// smul_q31
module smul_q31 (
    input  logic        clk,
    input  logic        reset,
    input  logic        go,
    input  logic [31:0] left,
    input  logic [31:0] right,
    output logic [31:0] out,
    output logic        done
);
  num_smul #(
      .LEFT_WIDTH (32),
      .RIGHT_WIDTH(32),
      .OUT_WIDTH  (32),
      .OUT_LSB    (31)
  ) mul (
      .left (left),
      .right(right),
      .go   (go),
      .reset(reset),
      .clk  (clk),
      .out  (out),
      .done (done)
  );
endmodule
Size in the first run: about 98 flip-flops, ~100 I/O pins, about 38000 µm² of cells after synthesis.
clock: 5.67 ns
lec_check: 0
cap_margin: 15
core_aspect_ratio: 0.5
core_margin: 2
core_utilization: 72
cts_cluster_diameter: 395
cts_cluster_size: 99
setup_slack_margin: -0.19
slew_margin: 20
tns_end_percent: 15
run.sh (not shown) runs the stock make flow with config.mk's settings and CLKGATE_MAP_FILE=.
The baseline completed, yet does not pass: negative setup slack.
Change:
Settings changed: CAP_MARGIN 15 to 20, CORE_ASPECT_RATIO 0.5 to not set, CTS_CLUSTER_DIAMETER 395 to not set, SETUP_SLACK_MARGIN -0.19 to not set, TNS_END_PERCENT 15 to not set.
Clock period 5.67 ns to 12.4 ns, I/O delays scaled along.
Outcome:
- With this change the flow ran to the end with no violations
- via count is lower by 7.3%
- sequential share of layout area is higher by 0.38 points
- register-to-register slack improves by 5500 ps
- area after synthesis stays the same
- clock power is lower by 54%
- non-clock buffer count is lower by 430
- global-route usage is lower by 1.8 points
- worst setup slack improves by 5500 ps
- cell count is lower by 8.7%
- clock-buffer cell count is unchanged
Change:
Settings changed: CTS_CLUSTER_SIZE 99 to 66, MAX_ROUTING_LAYER set to met4.
Clock period 12.4 ns to 7.08 ns, I/O delays scaled along.
Result: The new run completed and failed the layout checks on negative setup slack. Setup slack loses 4200 ps. Routed wire length rises by about 17%. Utilization rises by 10 points. Final area rises by 14%. Power rises by about 120%. Global-route usage rises by 5.7 points. Via count rises by 10%. Non-clock buffer count rises by 401. Cell count rises by about 9%.
Change:
Settings changed: CORE_MARGIN 2 to 6, CORE_UTILIZATION 72 to 56, PLACE_DENSITY_LB_ADDON set to 0.16.
Clock period 7.08 ns to 10.2 ns, I/O delays scaled along.
- Now the flow produced a clean layout
- maximum frequency shrinks by 12%
- clock skew shrinks by 12 ps
- total power shrinks by about 45%
- die size grows by about 36%
- design area shrinks by 11%

smul_q31 again, from the RTL that the note above started with.
clock: 8.0 ns
lec_check: 0
abc_area: 1
cap_margin: 25
cell_pad_in_sites_detail_placement: 1
cell_pad_in_sites_global_placement: 3
core_margin: 6
core_utilization: 45
cts_cluster_size: 52
gpl_routability_driven: 1
place_density_lb_addon: 0.05
setup_slack_margin: 2.5
slew_margin: 40
Rerun with:
==> flow/config.mk (replaced) <==
export PLATFORM = sky130hd
export DESIGN_NAME = smul_q31
export DESIGN_NICKNAME = smul_q31
export VERILOG_FILES = /design/flow/design.v
export SDC_FILE = /design/flow/constraint.sdc
export NUM_CORES = 4
export LEC_CHECK = 0
export CAP_MARGIN = 20
export CORE_ASPECT_RATIO = 0.5
export CORE_MARGIN = 7
export CORE_UTILIZATION = 24
export CTS_CLUSTER_DIAMETER = 168
export CTS_CLUSTER_SIZE = 97
export HOLD_SLACK_MARGIN = 0.2
export PLACE_DENSITY = 0.42
export SETUP_SLACK_MARGIN = 0.62
export SLEW_MARGIN = 20
export TNS_END_PERCENT = 10
Outcome:
- area after synthesis is lower by about 6%
- first-iteration DRC count goes down by 21%
- count of clock-buffer cells in the layout is unchanged
- routed wire length decreases by 18%
Rerun with:
--- a/flow/config.mk
+++ b/flow/config.mk
@@ -8,8 +8,6 @@
 export CAP_MARGIN = 20
-export CORE_ASPECT_RATIO = 0.5
-export CORE_MARGIN = 7
-export CORE_UTILIZATION = 24
+export CORE_MARGIN = 2
+export CORE_UTILIZATION = 45
 export CTS_CLUSTER_DIAMETER = 168
 export CTS_CLUSTER_SIZE = 97
-export HOLD_SLACK_MARGIN = 0.2
 export PLACE_DENSITY = 0.42
@@ -17,2 +15 @@
 export SLEW_MARGIN = 20
-export TNS_END_PERCENT = 10
Synthesized area does not change.
Global-route usage went up by 15 points.
Clock power went up by about 4%.
Sequential power hardly moves.
Final cell count went down by 15%.
Via count went up by 2.3%.
Die size went down by 49%.
Rerun with:
--- a/flow/config.mk
+++ b/flow/config.mk
@@ -9,7 +9,4 @@
 export CORE_MARGIN = 2
-export CORE_UTILIZATION = 45
-export CTS_CLUSTER_DIAMETER = 168
-export CTS_CLUSTER_SIZE = 97
+export CORE_UTILIZATION = 72
 export PLACE_DENSITY = 0.42
-export SETUP_SLACK_MARGIN = 0.62
 export SLEW_MARGIN = 20
==> flow/constraint.sdc (replaced) <==
create_clock -name core_clock -period 9.72 [get_ports {clk}]
set_input_delay 1.9440 -clock core_clock [delete_from_list [all_inputs] [get_ports {clk}]]
set_output_delay 1.9440 -clock core_clock [all_outputs]
set_load 0.01 [all_outputs]
Result: Utilization came out higher by 25 points. First-iteration DRC count came out higher by about 50%. Power came out lower by 26%. Clock skew came out higher by 0.0062 ns. Die area came out lower by about 37%. Combinational power came out lower by 33%. Sequential power came out lower by 9.3%. Sequential share of layout area came out higher by 0.20 points. Final area came out lower by about 9%. Routed wire length came out lower by about 15%. Global-route usage came out higher by 11 points.

The RTL this note starts from:
==> flow/design.v <==
/*verilator lint_off MULTITOP*/
module num_rpad #(
    parameter int IN_WIDTH  = 32,
    parameter int OUT_WIDTH = 32
) (
    input  logic [ IN_WIDTH-1:0] in,
    output logic [OUT_WIDTH-1:0] out
);
  localparam int EXTEND = OUT_WIDTH - IN_WIDTH;
  assign out = {in, {EXTEND{1'b0}}};
endmodule
module num_sneg #(
    parameter int WIDTH = 32
) (
    input  logic signed [WIDTH-1:0] in,
    output logic signed [WIDTH-1:0] out
);
  assign out = -in;
endmodule
module num_sabs #(
    parameter int WIDTH = 32
) (
    input  logic signed [WIDTH-1:0] in,
    output logic signed [WIDTH-1:0] out
);
  assign out = in[WIDTH-1] ? -in : in;
endmodule
module num_min #(
    parameter int WIDTH = 32
) (
    input  logic [WIDTH-1:0] left,
    input  logic [WIDTH-1:0] right,
    output logic [WIDTH-1:0] out
);
  assign out = (left < right) ? left : right;
endmodule
module num_max #(
    parameter int WIDTH = 32
) (
    input  logic [WIDTH-1:0] left,
    input  logic [WIDTH-1:0] right,
    output logic [WIDTH-1:0] out
);
  assign out = (left > right) ? left : right;
endmodule
module num_smin #(
    parameter int WIDTH = 32
) (
    input  logic signed [WIDTH-1:0] left,
    input  logic signed [WIDTH-1:0] right,
    output logic signed [WIDTH-1:0] out
);
  assign out = (left < right) ? left : right;
endmodule
module num_smax #(
    parameter int WIDTH = 32
) (
    input  logic signed [WIDTH-1:0] left,
    input  logic signed [WIDTH-1:0] right,
    output logic signed [WIDTH-1:0] out
);
  assign out = (left > right) ? left : right;
endmodule
module num_ssignbit #(
    parameter int WIDTH = 32
) (
    input logic signed [WIDTH-1:0] in,
    output logic out
);
  assign out = in[WIDTH-1];
endmodule
module num_sadd #(
    parameter int LEFT_WIDTH = 32,
    parameter int LEFT_LSB = 0,
    parameter int RIGHT_WIDTH = 32,
    parameter int RIGHT_LSB = 0,
    parameter int OUT_WIDTH = 33
) (
    input  logic signed [ LEFT_WIDTH-1:0] left,
    input  logic signed [RIGHT_WIDTH-1:0] right,
    output logic signed [  OUT_WIDTH-1:0] out
);
  logic signed [  LEFT_LSB+LEFT_WIDTH-1:0] left_aligned;
  logic signed [RIGHT_LSB+RIGHT_WIDTH-1:0] right_aligned;
  assign left_aligned = {left, {LEFT_LSB{1'b0}}};
  assign right_aligned = {right, {RIGHT_LSB{1'b0}}};
  assign out = left_aligned + right_aligned;
endmodule
module num_smul #(
    parameter int LEFT_WIDTH = 32,
    parameter int RIGHT_WIDTH = 32,
    parameter int OUT_WIDTH = 64,
    parameter int OUT_LSB = 0
) (
    input  logic signed [ LEFT_WIDTH-1:0] left,
    input  logic signed [RIGHT_WIDTH-1:0] right,
    input  logic                          go,
    input  logic                          reset,
    input  logic                          clk,
    output logic signed [  OUT_WIDTH-1:0] out,
    output logic                          done
);
  logic [1:0] done_buffer;
  assign done = done_buffer[1];
  logic signed [       LEFT_WIDTH-1:0] left_tmp;
  logic signed [      RIGHT_WIDTH-1:0] right_tmp;
  logic signed [OUT_LSB+OUT_WIDTH-1:0] out_tmp;
  assign out = out_tmp[OUT_LSB+OUT_WIDTH-1:OUT_LSB];
  always_ff @(posedge clk) begin
    if (go) begin
      done_buffer[0] <= 1;
      done_buffer[1] <= done_buffer[0];
    end else begin
      done_buffer <= 0;
    end
  end
  always_ff @(posedge clk) begin
    if (!reset && go) begin
      left_tmp  <= left;
      right_tmp <= right;
    end else begin
      left_tmp  <= 0;
      right_tmp <= 0;
    end
  end
  always_ff @(posedge clk) begin
    if (reset) begin
      out_tmp <= 0;
    end else if (go) begin
      out_tmp <= left_tmp * right_tmp;
    end else begin
      out_tmp <= out_tmp;
    end
  end
endmodule
module smul_q31 (
    input  logic        clk,
    input  logic        reset,
    input  logic        go,
    input  logic [31:0] left,
    input  logic [31:0] right,
    output logic [31:0] out,
    output logic        done
);
  num_smul #(
      .LEFT_WIDTH (32),
      .RIGHT_WIDTH(32),
      .OUT_WIDTH  (32),
      .OUT_LSB    (31)
  ) mul (
      .left (left),
      .right(right),
      .go   (go),
      .reset(reset),
      .clk  (clk),
      .out  (out),
      .done (done)
  );
endmodule
==> flow/config.mk <==
export PLATFORM = sky130hd
export DESIGN_NAME = smul_q31
export DESIGN_NICKNAME = smul_q31
export VERILOG_FILES = /design/flow/design.v
export SDC_FILE = /design/flow/constraint.sdc
export NUM_CORES = 4
export LEC_CHECK = 0
export ABC_AREA = 1
export CAP_MARGIN = 5
export CORE_MARGIN = 2
export CORE_UTILIZATION = 72
export CTS_CLUSTER_DIAMETER = 395
export CTS_CLUSTER_SIZE = 66
export HOLD_SLACK_MARGIN = 0.3
export MAX_ROUTING_LAYER = met4
export SLEW_MARGIN = 20
==> flow/constraint.sdc <==
create_clock -name core_clock -period 6.01 [get_ports {clk}]
set_input_delay 1.2020 -clock core_clock [delete_from_list [all_inputs] [get_ports {clk}]]
set_output_delay 1.2020 -clock core_clock [all_outputs]
set_load 0.01 [all_outputs]
The starting point stopped in global routing, error GRT-0116.
Edit:
--- a/flow/config.mk
+++ b/flow/config.mk
@@ -11,6 +11,6 @@
 export CORE_UTILIZATION = 72
-export CTS_CLUSTER_DIAMETER = 395
+export CTS_CLUSTER_DIAMETER = 77
 export CTS_CLUSTER_SIZE = 66
-export HOLD_SLACK_MARGIN = 0.3
 export MAX_ROUTING_LAYER = met4
+export SETUP_SLACK_MARGIN = -0.61
 export SLEW_MARGIN = 20
What happened: The new run never finished: it broke off in global routing (GRT-0232). Area after synthesis stays the same. Synthesized cell count does not change. Die area does not change.
Edit:
==> flow/config.mk (replaced) <==
export PLATFORM = sky130hd
export DESIGN_NAME = smul_q31
export DESIGN_NICKNAME = smul_q31
export VERILOG_FILES = /design/flow/design.v
export SDC_FILE = /design/flow/constraint.sdc
export NUM_CORES = 4
export LEC_CHECK = 0
export CAP_MARGIN = 10
export CORE_MARGIN = 2
export CORE_UTILIZATION = 72
export CTS_CLUSTER_SIZE = 80
export HOLD_SLACK_MARGIN = -0.09
export MAX_ROUTING_LAYER = met4
export SETUP_SLACK_MARGIN = 0.34
export SLEW_MARGIN = 20
==> flow/constraint.sdc (replaced) <==
create_clock -name core_clock -period 6.5 [get_ports {clk}]
set_input_delay 1.3000 -clock core_clock [delete_from_list [all_inputs] [get_ports {clk}]]
set_output_delay 1.3000 -clock core_clock [all_outputs]
set_load 0.01 [all_outputs]
With this change the flow finished but fails on negative setup slack; die area fell by about 6%; synthesized cell count is lower by 24%; synthesized area is lower by 6.2%.
Edit:
==> flow/config.mk (replaced) <==
export PLATFORM = sky130hd
export DESIGN_NAME = smul_q31
export DESIGN_NICKNAME = smul_q31
export VERILOG_FILES = /design/flow/design.v
export SDC_FILE = /design/flow/constraint.sdc
export NUM_CORES = 4
export LEC_CHECK = 0
export CAP_MARGIN = 20
export CORE_MARGIN = 2
export CORE_UTILIZATION = 72
export PLACE_DENSITY = 0.42
export SLEW_MARGIN = 20
export TNS_END_PERCENT = 10
==> flow/constraint.sdc (replaced) <==
create_clock -name core_clock -period 12.4 [get_ports {clk}]
set_input_delay 2.4800 -clock core_clock [delete_from_list [all_inputs] [get_ports {clk}]]
set_output_delay 2.4800 -clock core_clock [all_outputs]
set_load 0.01 [all_outputs]
The changed run ran to the end with no violations; wire length drops by 19%; setup slack gets better by 4.9 ns; clock power falls by 49%; via count falls by 12%; global-route usage decreases by 6.9 points; clock-buffer cell count stays the same; total power decreases by 58%; combinational power drops by 63%; die area stays the same.
Power and IR drop assume default switching activity.
